==> lagoon <==
==> flow/design.v <==
module ALU (a,b,ctrl,res,R15,res_we,R15_we);
	input signed [15:0] a,b;
	input [3:0] ctrl;
	output reg signed [15:0] res;
	output reg signed [15:0] R15;
	output reg res_we, R15_we;
	always@(*)begin
		res = 16'sd0;
		R15 = 16'sd0;
		res_we = 1'b1;
		R15_we = 1'b0;
		case(ctrl)
			3'b000: begin
						res = a + b;
					end
			3'b001: begin
						res = a - b;
					end
			3'b010: begin
						{R15,res} = a * b;
						R15_we = 1'b1;
					end
			3'b011: begin
						R15_we = 1'b1;
						if (b == 16'sd0) begin
							res = -16'sd1;
							R15 = a;
						end
						else begin
							res = a / b;
							R15 = a % b;
						end
					end
			3'b100: begin
						res = a & b;
					end
			3'b101: begin
						res = a | b;
					end
			default: begin
						res_we = 1'b0;
					end
		endcase
	end
endmodule
module alu16(clk, rst, a, b, ctrl, res, R15);
	input clk, rst;
	input [15:0] a, b;
	input [3:0] ctrl;
	output reg [15:0] res;
	output reg [15:0] R15;
	wire [15:0] alu_res, alu_R15;
	wire res_we, R15_we;
	ALU u_alu(.a(a), .b(b), .ctrl(ctrl), .res(alu_res), .R15(alu_R15), .res_we(res_we), .R15_we(R15_we));
	always @(posedge clk, negedge rst) begin
		if (~rst) begin
			res <= 16'h0000;
			R15 <= 16'h0000;
		end
		else begin
			if (res_we)
				res <= alu_res;
			if (R15_we)
				R15 <= alu_R15;
		end
	end
endmodule
==> flow/run.sh <==
#!/bin/bash
# the make line also repeats each setting of config.mk as NAME=value (left out here)
make -C /OpenROAD-flow-scripts/flow DESIGN_CONFIG=/design/flow/config.mk WORK_HOME=/design/flow/orfs CLKGATE_MAP_FILE= finish
==> flow/config.mk <==
export PLATFORM = sky130hd
export DESIGN_NAME = alu16
export DESIGN_NICKNAME = alu16
export VERILOG_FILES = /design/flow/design.v
export SDC_FILE = /design/flow/constraint.sdc
export NUM_CORES = 4
export LEC_CHECK = 0
export ABC_AREA = 0
export CAP_MARGIN = 20
export CORE_MARGIN = 9
export CORE_UTILIZATION = 58
export CTS_CLUSTER_DIAMETER = 304
export CTS_CLUSTER_SIZE = 22
export PLACE_DENSITY = 0.35
export SLEW_MARGIN = 20
export TNS_END_PERCENT = 15
==> flow/constraint.sdc <==
create_clock -name core_clock -period 40.0 [get_ports {clk}]
set_input_delay 8.0000 -clock core_clock [delete_from_list [all_inputs] [get_ports {clk}]]
set_output_delay 8.0000 -clock core_clock [all_outputs]
set_load 0.01 [all_outputs]
==> cedar: changes against lagoon <==
==> flow/config.mk (replaced) <==
export PLATFORM = sky130hd
export DESIGN_NAME = alu16
export DESIGN_NICKNAME = alu16
export VERILOG_FILES = /design/flow/design.v
export SDC_FILE = /design/flow/constraint.sdc
export NUM_CORES = 4
export LEC_CHECK = 0
export CAP_MARGIN = 20
export CORE_MARGIN = 2
export CORE_UTILIZATION = 65
export SETUP_SLACK_MARGIN = 5.0
export SLEW_MARGIN = 20
==> yarrow: changes against lagoon <==
--- a/flow/config.mk
+++ b/flow/config.mk
@@ -8,9 +8,9 @@
 export ABC_AREA = 0
 export CAP_MARGIN = 20
 export CORE_MARGIN = 9
-export CORE_UTILIZATION = 58
+export CORE_UTILIZATION = 34
 export CTS_CLUSTER_DIAMETER = 304
-export CTS_CLUSTER_SIZE = 22
-export PLACE_DENSITY = 0.35
+export CTS_CLUSTER_SIZE = 93
+export PLACE_DENSITY = 0.91
 export SLEW_MARGIN = 20
 export TNS_END_PERCENT = 15
==> metrics.cfg <==
[critical_path]
r2r_slack_ps=38900
cpPeakStageDelay_ps=620

[detailed_routing]
met2_length_mm=37.0
top_layer=met5
met3WireLength_mm=9.61

[power]
seqPwrFrac=0.026
p_leak_nw=11.9
switching_share=0.582

[grt]
grt_antenna_before_repair=5
met2_usage=0.336

[run_status]
status=finished clean

[sta]
fmax_ghz=0.0257

[cells_and_area]
final_cells=3902

[placement]
gp_congestion=1.06

the above is filed under yarrow

==> metrics.cfg <==
[yosys]
synth_seq_share=0.0357
synth_cell_type_count=101

[power]
seqPwrFrac=0.024
p_leak_nw=11.9
switching_share=0.579

[placement]
gp_congestion=1.09

[detailed_routing]
top_layer=met4
met3WireLength_mm=9.05
met2_length_mm=38.8

[critical_path]
cpPeakStageDelay_ps=540
cp_num_buf_inv=21
critPathCapture=R15[14]$_DFFE_PN0P_

[run_status]
status=finished clean

[sta]
max_slew_margin=0.308
fmax_ghz=0.0258
finalSetupTns_ps=0

[cells_and_area]
nonClockBufferCount=265

[grt]
met2_usage=0.585

the above is filed under lagoon

==> metrics.cfg <==
[run_status]
status=finished clean

[cts]
post_cts_resized=340

[hold_path]
hold_path_depth=2

[placement]
gp_congestion=1.09

[critical_path]
r2r_slack_ps=38700
cpPeakStageDelay_ps=520

[detailed_routing]
top_layer=met5
met3WireLength_mm=16.2
met2_length_mm=43.8

[cells_and_area]
syn2layout_area_growth_pct=31.8
final_cells=3683

[power]
seqPwrFrac=0.020
switching_share=0.578

[grt]
met2_usage=0.807

[yosys]
syn_area_sq_mm=0.0225
yosysMostFrequentCell=inv_1

[sta]
fmax_ghz=0.0269

the above is filed under cedar


---

==> run A: inputs <==
RTL: the design.v shown in full above, as it stands there.
Settings: LEC_CHECK=0, ABC_AREA=1, CAP_MARGIN=20, CORE_MARGIN=2, CORE_UTILIZATION=72, CTS_CLUSTER_SIZE=100, PLACE_DENSITY=0.41, SLEW_MARGIN=20, TNS_END_PERCENT=15; clock period 21.5 ns.
run.sh (not shown) runs the stock make flow with config.mk's settings and CLKGATE_MAP_FILE=.
==> run P (differences from run A) <==
==> flow/config.mk (replaced) <==
export PLATFORM = sky130hd
export DESIGN_NAME = alu16
export DESIGN_NICKNAME = alu16
export VERILOG_FILES = /design/flow/design.v
export SDC_FILE = /design/flow/constraint.sdc
export NUM_CORES = 4
export LEC_CHECK = 0
export CAP_MARGIN = 20
export CORE_MARGIN = 2
export CORE_UTILIZATION = 69
export CTS_CLUSTER_DIAMETER = 28
export CTS_CLUSTER_SIZE = 15
export SETUP_SLACK_MARGIN = 5.0
export SLEW_MARGIN = 20
export TNS_END_PERCENT = 5
==> flow/constraint.sdc (replaced) <==
create_clock -name core_clock -period 40.0 [get_ports {clk}]
set_input_delay 8.0000 -clock core_clock [delete_from_list [all_inputs] [get_ports {clk}]]
set_output_delay 8.0000 -clock core_clock [all_outputs]
set_load 0.01 [all_outputs]
==> qor summary <==
| metric | run A | run P |
|---|---|---|
| Mean cell area of the mapped netlist | 6.63 um2 | 7.76 um2 |
| Post-detailed-placement cell area | 0.0298 mm2 | 0.0247 mm2 |
| Mapped Cells | 3393 | 2892 |
| Fraction of the mapped netlist area in simple logic gates | 30.3% | 20.8% |
| Result of the run | stopped before the end | timing/DRC/antenna clean |
| Stage where the flow stopped | clock tree synthesis (4_1_cts) | - |
| # rows | 64 | 66 |
| Area share, top type | 23.5% | 23.5% |
| Yosys adder share | 37.1% | 37.5% |
| Syn nets | 3939 | 3438 |
| Cells in synth_stat.txt | 3393 | 2892 |
| Post-synthesis cell type with the largest instance count | nand2_1 | inv_1 |
| XOR/XNOR Fraction of Synth Area | 4.05% | 7.13% |
| Syn Std Cell Area | 0.0225 mm2 | 0.0225 mm2 |
| GPL Wtd Cong | 1.12 | 1.10 |
| Die span in x | 181 um | 184 um |
| DPL Wire Length | 87900 um | 67200 um |
| MUX share of area | 0.0445% | 1.94% |
| Compound-Gate Fraction of Synth Area | 11.2% | 20.9% |
| Die Y | 181 um | 184 um |

---

==> exp/harbor: inputs <==
Starts from the design.v that is shown in full above.
clock: 42.8 ns
lec_check: 0
cap_margin: 20
core_margin: 2
core_utilization: 21
setup_slack_margin: 1.0
slew_margin: 20
==> exp/willow: changes against exp/harbor <==
--- a/flow/config.mk
+++ b/flow/config.mk
@@ -5,8 +5,11 @@
 export SDC_FILE = /design/flow/constraint.sdc
 export NUM_CORES = 4
 export LEC_CHECK = 0
-export CAP_MARGIN = 20
+export CAP_MARGIN = 0
 export CORE_MARGIN = 2
-export CORE_UTILIZATION = 21
+export CORE_UTILIZATION = 64
+export CTS_CLUSTER_DIAMETER = 81
+export CTS_CLUSTER_SIZE = 29
+export HOLD_SLACK_MARGIN = 0.29
 export SETUP_SLACK_MARGIN = 1.0
 export SLEW_MARGIN = 20
==> flow/constraint.sdc (replaced) <==
create_clock -name core_clock -period 12.6 [get_ports {clk}]
set_input_delay 2.5200 -clock core_clock [delete_from_list [all_inputs] [get_ports {clk}]]
set_output_delay 2.5200 -clock core_clock [all_outputs]
set_load 0.01 [all_outputs]
==> exp/onyx: changes against exp/harbor <==
--- a/flow/config.mk
+++ b/flow/config.mk
@@ -7,6 +7,8 @@
 export LEC_CHECK = 0
 export CAP_MARGIN = 20
 export CORE_MARGIN = 2
-export CORE_UTILIZATION = 21
-export SETUP_SLACK_MARGIN = 1.0
+export CORE_UTILIZATION = 65
+export CTS_CLUSTER_DIAMETER = 24
+export SETUP_SLACK_MARGIN = 5.0
 export SLEW_MARGIN = 20
+export TNS_END_PERCENT = 5
==> flow/constraint.sdc (replaced) <==
create_clock -name core_clock -period 40.0 [get_ports {clk}]
set_input_delay 8.0000 -clock core_clock [delete_from_list [all_inputs] [get_ports {clk}]]
set_output_delay 8.0000 -clock core_clock [all_outputs]
set_load 0.01 [all_outputs]
==> notes <==
exp/harbor went through all stages and came out clean. exp/onyx ran to the end with no violations. exp/willow never finished: it broke off in 5_1_grt, error GRT-0116. Against exp/onyx, the final cell count of exp/harbor is higher by about 20%. Combinational power: exp/harbor is lower than exp/onyx (18%). Against exp/harbor, the clock power of exp/onyx is higher by 16%. Between exp/harbor and exp/onyx, the lower critical path depth is in exp/onyx (gap 3).

---

==> run G: inputs <==
RTL: the design.v shown in full above, as it stands there.
Settings: LEC_CHECK=0, CAP_MARGIN=20, CORE_MARGIN=2, CORE_UTILIZATION=67, CTS_CLUSTER_DIAMETER=28, MAX_ROUTING_LAYER=met4, SETUP_SLACK_MARGIN=5.0, SLEW_MARGIN=20, TNS_END_PERCENT=5; clock period 36.8 ns.
==> run M: changes against run G <==
==> flow/config.mk (replaced) <==
export PLATFORM = sky130hd
export DESIGN_NAME = alu16
export DESIGN_NICKNAME = alu16
export VERILOG_FILES = /design/flow/design.v
export SDC_FILE = /design/flow/constraint.sdc
export NUM_CORES = 4
export LEC_CHECK = 0
export ABC_AREA = 1
export CAP_MARGIN = 20
export CORE_MARGIN = 2
export CORE_UTILIZATION = 65
export CTS_CLUSTER_DIAMETER = 163
export CTS_CLUSTER_SIZE = 98
export SETUP_SLACK_MARGIN = 1.0
export SLEW_MARGIN = 20
==> flow/constraint.sdc (replaced) <==
create_clock -name core_clock -period 47.8 [get_ports {clk}]
set_input_delay 9.5600 -clock core_clock [delete_from_list [all_inputs] [get_ports {clk}]]
set_output_delay 9.5600 -clock core_clock [all_outputs]
set_load 0.01 [all_outputs]
==> run H: changes against run G <==
==> flow/config.mk (replaced) <==
export PLATFORM = sky130hd
export DESIGN_NAME = alu16
export DESIGN_NICKNAME = alu16
export VERILOG_FILES = /design/flow/design.v
export SDC_FILE = /design/flow/constraint.sdc
export NUM_CORES = 4
export LEC_CHECK = 0
export ABC_AREA = 1
export CAP_MARGIN = 20
export CORE_ASPECT_RATIO = 1.47
export CORE_MARGIN = 2
export CORE_UTILIZATION = 72
export CTS_CLUSTER_DIAMETER = 371
export CTS_CLUSTER_SIZE = 97
export HOLD_SLACK_MARGIN = -0.09
export PLACE_DENSITY = 0.86
export SETUP_SLACK_MARGIN = 1.0
export SLEW_MARGIN = 20
export TNS_END_PERCENT = 5
==> flow/constraint.sdc (replaced) <==
create_clock -name core_clock -period 18.8 [get_ports {clk}]
set_input_delay 3.7600 -clock core_clock [delete_from_list [all_inputs] [get_ports {clk}]]
set_output_delay 3.7600 -clock core_clock [all_outputs]
set_load 0.01 [all_outputs]
==> summary of the runs <==
- In run M the synthesized cell count is larger than in run G, by 17%.
- In run M the utilization is lower than in run G, by 16 points.
- Synthesized area is about the same in run G and run M.
- Run M completed without violations. Run H ended with an error in 4_1_cts. Run G finished but fails on negative setup slack.
- In count of clock-buffer cells in the layout, run M and run G do not differ.
- Against run G, the global-route usage of run M is lower by 11 points.
Power and IR drop assume default switching activity.
